## job 2185
Design accel_display, start of the top module:
module accel_display(
	input 		          		clk,         
	input 		          		reset_n,
	input 		     [1:0]		SW,
	input 		          		data_update,
	input 		     [15:0]		data_x,
	input 		     [15:0]		data_y,
	output		     [7:0]		HEX0,
	output		     [7:0]		HEX1,
	output		     [7:0]		HEX2,
	output		     [7:0]		HEX3,
	output		reg  [3:0]		VGA_B,
	output		reg  [3:0]		VGA_G,
	output		reg          	VGA_HS,
	output		reg  [3:0]		VGA_R,
	output		reg          	VGA_VS
);
clock: 9.46 ns
lec_check: 0
abc_area: 0
cap_margin: 10
cell_pad_in_sites_detail_placement: 1
cell_pad_in_sites_global_placement: 1
core_aspect_ratio: 1.09
core_margin: 9
core_utilization: 72
gpl_timing_driven: 1
min_routing_layer: met2
slew_margin: 20
run.sh (not shown) runs the stock make flow with config.mk's settings and CLKGATE_MAP_FILE=.
Job 2185 failed in global placement without I/O (3_1_place_gp_skip_io) with GPL-0301.
### job 2185 -> job 7381
- removing CELL_PAD_IN_SITES_GLOBAL_PLACEMENT (formerly 1)
- removing CELL_PAD_IN_SITES_DETAIL_PLACEMENT (formerly 1)
- removing ABC_AREA (formerly 0)
- changing CAP_MARGIN from 10 to 20
- changing CORE_MARGIN from 9 to 2
- setting PLACE_DENSITY to 0.6 for the first time
- changing CORE_UTILIZATION from 72 to 64
- removing GPL_TIMING_DRIVEN (formerly 1)
- removing MIN_ROUTING_LAYER (formerly met2)
- removing CORE_ASPECT_RATIO (formerly 1.09)
- changing the clock period (ns, I/O delays scaled along) from 9.46 to 12.4
==> comparison <==
Job 7381 ended with every stage complete and zero timing, DRC or antenna violations.
FAIL job 2185 @ global placement without I/O (3_1_place_gp_skip_io): tool exited with error
~same xor and xnor fraction of the mapped netlist area in job 7381 and job 2185
Relative to job 2185, the height of the die measured on job 7381 has decreased by a few percent.
The core area in job 7381 was higher than what job 2185 gave.
Going from job 2185 to job 7381, cell count listed in synth_stat.txt ~0 delta, die outline width saw an increase.
On number of instances in the synthesized netlist, job 7381 and job 2185 are basically level.
On simple-gate portion of the synthesized area, job 7381 and job 2185 are neck and neck.
Diff job 7381 and job 2185: die size lower in job 7381
When the final numbers for job 7381 and job 2185 were put side by side, the share of the core filled by cells before placement turned out to be greater in job 2185.
Looking at number of standard-cell rows in the floorplan, job 7381 sits about 2.4% higher than job 2185 does.
Here is what was changed in the inputs of job 3502 compared with job 7381.
- CTS_CLUSTER_DIAMETER: unset -> 238
- ABC_AREA: unset -> 1
- CTS_CLUSTER_SIZE: unset -> 15
- CORE_UTILIZATION: 64 -> 69
- the clock period (ns, I/O delays scaled along): 12.4 -> 9.77
Findings:
- Completing all stages was not enough for job 3502: its layout failed the final checks because of setup timing.
- Run comparison: job 3502 biggest power consumer among the groups combinational cells; job 7381 biggest power consumer among the groups sequential cells
- Delta (job 3502 minus job 7381): chip area in the Yosys report increased by about 0.9% relative to the old numbers; met1 routed wirelength after detailed routing went up 14%; weighted congestion reported at the end of routability-driven placement up 4.5%.
## Diff of input files: job 4847 against job 3502
- SETUP_SLACK_MARGIN now 3.63, previously not set
- ABC_AREA no longer set, was 1
- CTS_CLUSTER_DIAMETER no longer set, was 238
- CTS_CLUSTER_SIZE no longer set, was 15
- CORE_UTILIZATION now 61, was 69
- PLACE_DENSITY no longer set, was 0.6
- the clock period (ns, I/O delays scaled along) now 13.1, was 9.77
[summary]
- Job 4847 finished end to end and its layout was clean on timing, DRC and antenna.
- Job 3502 ended up with met5 as its highest metal layer used by the detailed router; job 4847 ended up with met4.
- Global-route track usage on met1: lower on job 4847
- Count of inverters other than clock inverters in the layout was higher in the run labelled job 3502.
- Lower worst setup slack after layout among job 3502 and job 4847: job 3502
- Mean routed wirelength per cell: job 4847 > job 3502
- Looking at number of cells in the design after placement across job 3502 and job 4847, the one that comes out higher is job 3502.
- Job 3502 -> job 4847: x dimension of the die increased by a few percent
- On job 4847: worst stage delay on the critical path is 70 ps lower than what job 3502 gave.
- Taking job 3502 as 1.0, job 4847 lands at 1.12 on clock network power consumption.
- Wire length in job 4847 is about 6% lower than in job 3502
- Job 3502 -> job 4847: sequential share of layout area flat
> inputs changed (job 4847 -> job 6540)
- PLACE_DENSITY newly set to 0.6
- CTS_CLUSTER_DIAMETER newly set to 238
- SETUP_SLACK_MARGIN removed (was 3.63)
- ABC_AREA newly set to 1
- the clock period (ns, I/O delays scaled along) changed from 13.1 to 12.4
==> results <==
Job 6540 ended up with a lower number of cells upsized or downsized after cts than job 4847 did.
Taking job 6540 as 1.0, job 4847 lands at 0.901 on sum of routed wire segments on met1.
Changes observed in job 6540 relative to job 4847: fraction of power consumed by the clock network fell 24 points, global-route usage fell by 1.3 points, signed area change from the synthesized netlist to the final layout now sits lower.
HEX1[6] as the end point of the critical path was reported by job 4847, and HEX0[3] by job 6540.
Re proportion of cell area occupied by registers: job 6540 is 2.4 points up on job 4847.
Job 4847 → job 6540: global-route wire length before repair decreased 2.4%; routed wire length dropped 7.1%.
Input-level comparison between job 3455 and job 6540:
- a deleted ABC_AREA that had been 1
- a deleted CTS_CLUSTER_DIAMETER that had been 238
- a change of CORE_UTILIZATION from 61 to 40
- a change of the clock period (ns, I/O delays scaled along) from 12.4 to 11.1
==> results <==
From job 6540 to job 3455, number of storage elements in the synthesis netlist did not move at all.
Cmp job 6540 and job 3455 / proportion of power drawn by the clock network / lower: job 6540
Summary of job 3455 over job 6540: met2 routing resource usage after global routing lower, via count went down, setup slack down 770 ps.
For the area overhead of the layout relative to synthesis, job 3455 came in 11 points higher than job 6540 did.

========
accel_display again, from the RTL that the note above started with.
## accel_display
module accel_display(
	input 		          		clk,         
	input 		          		reset_n,
	input 		     [1:0]		SW,
	input 		          		data_update,
	input 		     [15:0]		data_x,
	input 		     [15:0]		data_y,
	output		     [7:0]		HEX0,
	output		     [7:0]		HEX1,
	output		     [7:0]		HEX2,
	output		     [7:0]		HEX3,
	output		reg  [3:0]		VGA_B,
	output		reg  [3:0]		VGA_G,
	output		reg          	VGA_HS,
	output		reg  [3:0]		VGA_R,
	output		reg          	VGA_VS
);
	wire [32:0] smooth_outx, smooth_outy;
	reg  [9:0] pixel_x1, pixel_x2; 
	wire [9:0] x1, x2;
	reg  [9:0] pixel_y1, pixel_y2;
	wire [9:0] y1, y2;
	reg  [7:0] addr;
	wire [11:0] colors;
	reg  [0:0] en;
	reg  [0:0] en_q;
	reg  [9:0] count;
	wire [9:0]  col, row;
	reg  [3:0]   red, green, blue;
	wire  h_sync, v_sync;
	wire  disp_ena;
	smoothFilter x_axis (.clock(clk), .reset_n(reset_n), .enable(VGA_HS), .select(SW[1:0]), .data_x(data_x), 
	                     .data_update(data_update), .smooth_out(smooth_outx));
	smoothFilter y_axis (.clock(clk), .reset_n(reset_n), .enable(VGA_VS), .select(SW[1:0]), .data_x(data_y), 
	                     .data_update(data_update), .smooth_out(smooth_outy));
	BCDconvert BCD_x (.bin(count), .nothing(1'b0), .sign(HEX3), 
	                  .hunBCD(HEX2), .tenBCD(HEX1), .oneBCD(HEX0));
	always @(posedge clk) begin
		if (disp_ena == 1'b1) begin
			VGA_R <= red;
			VGA_B <= blue;
			VGA_G <= green;
		end else begin
			VGA_R <= 4'd0;
			VGA_B <= 4'd0;
			VGA_G <= 4'd0;
		end
		VGA_HS <= h_sync;
		VGA_VS <= v_sync;
	end
	vga_controller control (.pixel_clk(clk), .reset_n(reset_n), .h_sync (h_sync),
  ...
make LEC_CHECK=0 CAP_MARGIN=20 CORE_ASPECT_RATIO=0.51 CORE_MARGIN=7 CORE_UTILIZATION=46 CTS_CLUSTER_DIAMETER=62 CTS_CLUSTER_SIZE=52 MAX_ROUTING_LAYER=met4 MIN_ROUTING_LAYER=met1 PLACE_DENSITY_LB_ADDON=0.05 SLEW_MARGIN=20 TNS_END_PERCENT=50 finish   # period 9.95 ns
The first run finished with setup timing left.
Then changed:
==> flow/config.mk (replaced) <==
export PLATFORM = sky130hd
export DESIGN_NAME = accel_display
export DESIGN_NICKNAME = accel_display
export VERILOG_FILES = /design/flow/design.v
export SDC_FILE = /design/flow/constraint.sdc
export NUM_CORES = 4
export LEC_CHECK = 0
export CAP_MARGIN = 20
export CORE_MARGIN = 2
export CORE_UTILIZATION = 70
export CTS_CLUSTER_SIZE = 34
export SETUP_SLACK_MARGIN = 1.6
export SLEW_MARGIN = 20
==> flow/constraint.sdc (replaced) <==
create_clock -name core_clock -period 11.8 [get_ports {clk}]
set_input_delay 2.3600 -clock core_clock [delete_from_list [all_inputs] [get_ports {clk}]]
set_output_delay 2.3600 -clock core_clock [all_outputs]
set_load 0.01 [all_outputs]
Effect: This time the run ran to the end with no violations. Cell count decreases by 11%. Area after synthesis is unchanged. Wire length decreases by 1.2%. Synthesized cell count does not change. Total power decreases by 7.0%. Global-route usage increases by 11 points. Cell area decreases by 3.3%. Worst setup slack improved by 1.3 ns.
Then changed:
--- a/flow/config.mk
+++ b/flow/config.mk
@@ -7,2 +7,3 @@
 export LEC_CHECK = 0
+export ABC_AREA = 1
 export CAP_MARGIN = 20
@@ -10,4 +11,3 @@
 export CORE_UTILIZATION = 70
-export CTS_CLUSTER_SIZE = 34
-export SETUP_SLACK_MARGIN = 1.6
+export PLACE_DENSITY = 0.6
 export SLEW_MARGIN = 20
==> flow/constraint.sdc (replaced) <==
create_clock -name core_clock -period 10.1 [get_ports {clk}]
set_input_delay 2.0200 -clock core_clock [delete_from_list [all_inputs] [get_ports {clk}]]
set_output_delay 2.0200 -clock core_clock [all_outputs]
set_load 0.01 [all_outputs]
After rerunning: The changed run ran to the end with violations: setup timing; clock-buffer cell count falls by 2; hold slack improved by 0.0043 ns; worst setup slack got worse by 0.73 ns; wire length rises by 1.8%; final cell count rises by 22%; die size rises by 0.89%; via count rises by 16%; sequential share of layout area falls by 0.32 points; design area rises by 1.2%; core utilization rises by 0.68 points; power rises to 3.0 times its value.
Then changed:
--- a/flow/config.mk
+++ b/flow/config.mk
@@ -11,3 +11,4 @@
 export CORE_UTILIZATION = 70
-export PLACE_DENSITY = 0.6
+export CTS_CLUSTER_SIZE = 40
+export PLACE_DENSITY = 0.64
 export SLEW_MARGIN = 20
==> flow/constraint.sdc (replaced) <==
create_clock -name core_clock -period 9.02 [get_ports {clk}]
set_input_delay 1.8040 -clock core_clock [delete_from_list [all_inputs] [get_ports {clk}]]
set_output_delay 1.8040 -clock core_clock [all_outputs]
set_load 0.01 [all_outputs]
What happened: With this change the flow did not get past global routing (5_1_grt) with GRT-0232; die size is unchanged; synthesized area is unchanged; synthesized cell count is unchanged.
Power figures rest on the tool's default switching activity, not on a simulated workload.
